==> inputs of v37 <==
==> flow/design.v (excerpt) <==
module PE (
    input              clk,
    input              CIM_en,
    input              STDW,  
    input              STDR,  
    input        [5:0] STD_A,  
    input        [3:0] weight_in,  
    input      [255:0] act_in,  
    output reg   [3:0] weight_out,  
    output reg  [13:0] PSUM  
);
clock: 32.0 ns
lec_check: 0
abc_area: 0
cap_margin: 20
cell_pad_in_sites_detail_placement: 1
cell_pad_in_sites_global_placement: 1
core_aspect_ratio: 1.57
core_margin: 9
core_utilization: 16
cts_cluster_diameter: 285
gpl_routability_driven: 1
gpl_timing_driven: 1
max_routing_layer: met5
min_routing_layer: met2
place_density_lb_addon: 0.25
slew_margin: 0
tns_end_percent: 15
run.sh (not shown) runs the stock make flow with config.mk's settings and CLKGATE_MAP_FILE=.
==> inputs of v33, as changes to v37 <==
- ABC_AREA: 0 -> unset
- CELL_PAD_IN_SITES_DETAIL_PLACEMENT: 1 -> unset
- CORE_MARGIN: 9 -> 2
- CORE_UTILIZATION: 16 -> 61
- CTS_CLUSTER_DIAMETER: 285 -> unset
- GPL_TIMING_DRIVEN: 1 -> unset
- MAX_ROUTING_LAYER: met5 -> met4
- MIN_ROUTING_LAYER: met2 -> unset
- PLACE_DENSITY: unset -> 0.64
- PLACE_DENSITY_LB_ADDON: 0.25 -> unset
- SETUP_SLACK_MARGIN: unset -> 1.53
- SLEW_MARGIN: 0 -> 20
- TNS_END_PERCENT: 15 -> unset
==> flow/constraint.sdc (replaced) <==
create_clock -name core_clock -period 13.5 [get_ports {clk}]
set_input_delay 2.7000 -clock core_clock [delete_from_list [all_inputs] [get_ports {clk}]]
set_output_delay 2.7000 -clock core_clock [all_outputs]
set_load 0.01 [all_outputs]
==> ci_impl_report.md <==
### Flow metrics

| Metric | Value |
|---|---|
| Pre-CTS setup slack | approximately 8600 ps |
| Outcome | timing/DRC/antenna clean |
| RePlAce Congestion | around 0.97 |
| Buffering overhead | ~5.3% |
| Final Util | 19.2% |
| Clk slew on worst S/H paths | 60 ps |
| Global routing usage on met1 | 0% |
| Area of placed instances | 0.0549 mm^2 |
| Hold EP | weight[229] |
The numbers above come from v37.

==> ci_impl_report.md <==
### Flow metrics

| Metric | Value |
|---|---|
| Area of placed instances | between 0.05 and 0.06 mm^2 |
| Pre-CTS setup slack | -1840 ps |
| Outcome | complete, but fails checks |
| Global routing usage on met1 | 42.5% |
| RePlAce Congestion | 1.02 |
| Final setup viols | 10 |
| Layout Check Fails | setup timing |
| Worst setup slack after layout | -1030 ps |
The numbers above come from v33.


---

==> 10-06 <==
==> flow/design.v <==
module PE (
    input              clk,
    input              CIM_en,
    input              STDW,  
    input              STDR,  
    input        [5:0] STD_A,  
    input        [3:0] weight_in,  
    input      [255:0] act_in,  
    output reg   [3:0] weight_out,  
    output reg  [13:0] PSUM  
);
reg  [255:0] weight;  
integer i;
always @(posedge clk) begin
    for (i = 0; i < 64; i = i+1) begin
        if (STDW && STD_A == i) begin  
            weight[4*i+3 -: 4] <= weight_in;
        end
    end
end
always@(*) begin
    weight_out = 4'b0;
    PSUM = 14'b0;
    if (STDW) begin  
    end
    else if (STDR) begin  
        weight_out = weight[4*STD_A+3 -: 4];
    end
    else begin  
        if (CIM_en) begin
            for (i = 0; i < 64; i = i+1) begin
                PSUM = PSUM + weight[4*i+3 -: 4] * act_in[4*i+3 -: 4];  
            end
        end
    end
end
endmodule
==> flow/run.sh <==
#!/bin/bash
# the make line also repeats each setting of config.mk as NAME=value (left out here)
make -C /OpenROAD-flow-scripts/flow DESIGN_CONFIG=/design/flow/config.mk WORK_HOME=/design/flow/orfs CLKGATE_MAP_FILE= finish
==> flow/config.mk <==
export PLATFORM = sky130hd
export DESIGN_NAME = PE
export DESIGN_NICKNAME = PE
export VERILOG_FILES = /design/flow/design.v
export SDC_FILE = /design/flow/constraint.sdc
export NUM_CORES = 4
export LEC_CHECK = 0
export ABC_AREA = 1
export CAP_MARGIN = 20
export CELL_PAD_IN_SITES_DETAIL_PLACEMENT = 2
export CELL_PAD_IN_SITES_GLOBAL_PLACEMENT = 0
export CORE_ASPECT_RATIO = 1.57
export CORE_MARGIN = 2
export CORE_UTILIZATION = 16
export CTS_CLUSTER_DIAMETER = 285
export GPL_ROUTABILITY_DRIVEN = 1
export GPL_TIMING_DRIVEN = 1
export MAX_ROUTING_LAYER = met5
export MIN_ROUTING_LAYER = met2
export PLACE_DENSITY_LB_ADDON = 0.25
export SLEW_MARGIN = 0
export TNS_END_PERCENT = 15
==> flow/constraint.sdc <==
create_clock -name core_clock -period 32.0 [get_ports {clk}]
set_input_delay 6.4000 -clock core_clock [delete_from_list [all_inputs] [get_ports {clk}]]
set_output_delay 6.4000 -clock core_clock [all_outputs]
set_load 0.01 [all_outputs]
==> 05-01 (differences from 10-06) <==
==> flow/config.mk (replaced) <==
export PLATFORM = sky130hd
export DESIGN_NAME = PE
export DESIGN_NICKNAME = PE
export VERILOG_FILES = /design/flow/design.v
export SDC_FILE = /design/flow/constraint.sdc
export NUM_CORES = 4
export LEC_CHECK = 0
export CAP_MARGIN = 20
export CORE_MARGIN = 2
export CORE_UTILIZATION = 40
export CTS_CLUSTER_DIAMETER = 100
export CTS_CLUSTER_SIZE = 15
export PLACE_DENSITY_LB_ADDON = 0.09
export SLEW_MARGIN = 20
export TNS_END_PERCENT = 15
==> flow/constraint.sdc (replaced) <==
create_clock -name core_clock -period 20.0 [get_ports {clk}]
set_input_delay 4.0000 -clock core_clock [delete_from_list [all_inputs] [get_ports {clk}]]
set_output_delay 4.0000 -clock core_clock [all_outputs]
set_load 0.01 [all_outputs]
==> flow_summary.toml <==
# flow metrics
[worst_hold_path]
hold_path_depth = 1

[floorplanning]
die_area_um2 = 121100
die.size.x_um = 347.9

[final_timing]
fmax_mhz = 54.03

[final_layout]
stdcell_area_um2 = 52710
bufAreaShareNonClock_pct = 5.545
buffers = 297

[place]
dpl_cell_area_um2 = 51960

[status]
outcome = "timing/DRC/antenna clean"
The numbers above come from 05-01.

==> flow_summary.toml <==
# flow metrics
[final_layout]
bufAreaShareNonClock_pct = 5.424
stdcell_area_um2 = 58180

[status]
outcome = "timing/DRC/antenna clean"

[final_timing]
fmax_mhz = 42.47

[worst_hold_path]
hold_path_depth = 2

[floorplanning]
die_area_um2 = 310000
The numbers above come from 10-06.

